== build 93 ==
Design top, start of the top module:
module top(input logic [15:0]  data_i,
           input logic         valid_i,
           input logic         clk,
           input logic         rst_n,
           output logic        ready_o,
           output logic valid_o,
           output logic [31:0] password_o);
Size: about 2000 cells after synthesis, roughly 200 flip-flops, ~53 I/O pins, ~18000 sq um of cells after synthesis.
export LEC_CHECK = 0
export CAP_MARGIN = 20
export CORE_MARGIN = 2
export CORE_UTILIZATION = 62
export CTS_CLUSTER_DIAMETER = 278
export CTS_CLUSTER_SIZE = 37
export MAX_ROUTING_LAYER = met5
export PLACE_DENSITY_LB_ADDON = 0.05
export SLEW_MARGIN = 40
export TNS_END_PERCENT = 75
create_clock -name core_clock -period 8.22 [get_ports {clk}]
run.sh (not shown) runs the stock make flow with config.mk's settings and CLKGATE_MAP_FILE=.
What the final checks of build 93 revealed, after a flow that finished every stage, was a layout that fails on negative setup slack.
The following lists how build 11 was set up differently from build 93:
Settings: PLACE_DENSITY_LB_ADDON: 0.05 -> unset; TNS_END_PERCENT: 75 -> unset; CORE_UTILIZATION: 62 -> 72; SLEW_MARGIN: 40 -> 20; CTS_CLUSTER_DIAMETER: 278 -> unset; ABC_AREA: unset -> 1; MAX_ROUTING_LAYER: met5 -> unset; CTS_CLUSTER_SIZE: 37 -> unset; the clock period (ns, I/O delays scaled along): 8.22 -> 11.4.
Findings:
- FAIL: build 93; every other run in build 93 and build 11 is clean
- Every stage of build 93 finished as expected; the final checks, on the other hand, flagged negative setup slack, which means the layout fails.
- Summary: with build 93 as the reference, multi-input gate area in the final layout in build 11 moved down by a few percent.
- Build 11 vs. build 93: worst slack after detailed placement went up by 3.63 ns.
- Of build 93 and build 11, the run reporting the lower part of the cycle the worst path needs was build 11.
- Placed cell count was higher in build 11 than in build 93.
- Build 11 vs build 93: total number of cells along the worst setup path up by a little under 10%
The following lists how build 59 was set up differently from build 11:
Settings: PLACE_DENSITY newly set to 0.37; CORE_UTILIZATION changed from 72 to 68; CTS_CLUSTER_DIAMETER newly set to 365; the clock period (ns, I/O delays scaled along) changed from 11.4 to 6.56.
Going from build 11 to build 59, the floorplan core density was found to have gone down by 4.3 points.
Standard-cell row count, build 59 and build 11: higher on build 59
Sort build 59 and build 11 by chip area asc -> top: build 11
In the summary table, build 59 is marked failed, with error ODB-0269 raised in global routing.
Reported for build 59 and build 11, register share after synthesis turned out identical to the last digit.

Starting RTL as in the previous note.
clock: 13.0 ns
lec_check: 0
cap_margin: 40
core_margin: 2
core_utilization: 40
hold_slack_margin: 0.11
place_density: 0.6
slew_margin: 20
The baseline went through all stages and came out clean.
Rerun with:
Settings changed: ABC_AREA from default to 1, CORE_UTILIZATION 40 to 35, GPL_ROUTABILITY_DRIVEN from default to 0.
Cell area increases by a few percent.
Cell count rises by about a fifth.
Clock skew is about the same.
Sequential cell count stays the same.
Rerun with:
Settings changed: ABC_AREA 1 to default, CAP_MARGIN 40 to 15, CELL_PAD_IN_SITES_GLOBAL_PLACEMENT from default to 3, CORE_ASPECT_RATIO from default to 0.93, CORE_MARGIN 2 to 4, CORE_UTILIZATION 35 to 46, CTS_CLUSTER_DIAMETER from default to 279, CTS_CLUSTER_SIZE from default to 99, GPL_ROUTABILITY_DRIVEN 0 to 1, GPL_TIMING_DRIVEN from default to 0, HOLD_SLACK_MARGIN 0.11 to default, MAX_ROUTING_LAYER from default to met4, MIN_ROUTING_LAYER from default to met1, PLACE_DENSITY 0.6 to default.
Outcome: The changed run completed with no timing, DRC or antenna violations; die area went down by 24%; flip-flop count is unchanged; area after synthesis falls by about 4%; routed wire length is higher by 2.4%.
Rerun with:
Settings changed: CAP_MARGIN 15 to 20, CELL_PAD_IN_SITES_GLOBAL_PLACEMENT 3 to default, CORE_ASPECT_RATIO 0.93 to default, CORE_MARGIN 4 to 2, CORE_UTILIZATION 46 to 65, CTS_CLUSTER_DIAMETER 279 to default, CTS_CLUSTER_SIZE 99 to default, GPL_ROUTABILITY_DRIVEN 1 to default, GPL_TIMING_DRIVEN 0 to default, MAX_ROUTING_LAYER met4 to default, MIN_ROUTING_LAYER met1 to default.
Clock period 13.0 ns to 10.1 ns, I/O delays scaled along.
After rerunning:
- The changed run finished but fails on negative setup slack
- design area rose by a little under a tenth
- sequential share of layout area fell by 1.9 points
- routed wire length fell by a few percent
- worst setup slack degrades by 2100 ps
- flip-flop count does not change
- count of clock-buffer cells in the layout fell by 1
- utilization rose by 27 points
- synthesized area does not change
- non-clock buffer count rose by 199
Rerun with:
Settings changed: CORE_UTILIZATION 65 to 46, GPL_ROUTABILITY_DRIVEN from default to 0.
Clock period 10.1 ns to 13.0 ns, I/O delays scaled along.
Result:
- Now the flow completed without violations
- design area went down by 9.1%
- setup slack is better by 2200 ps
- fmax decreases by 6.0%
- final cell count drops by 4.3%
- critical path depth shrinks by 3
- synthesized cell count is unchanged
- area after synthesis does not change
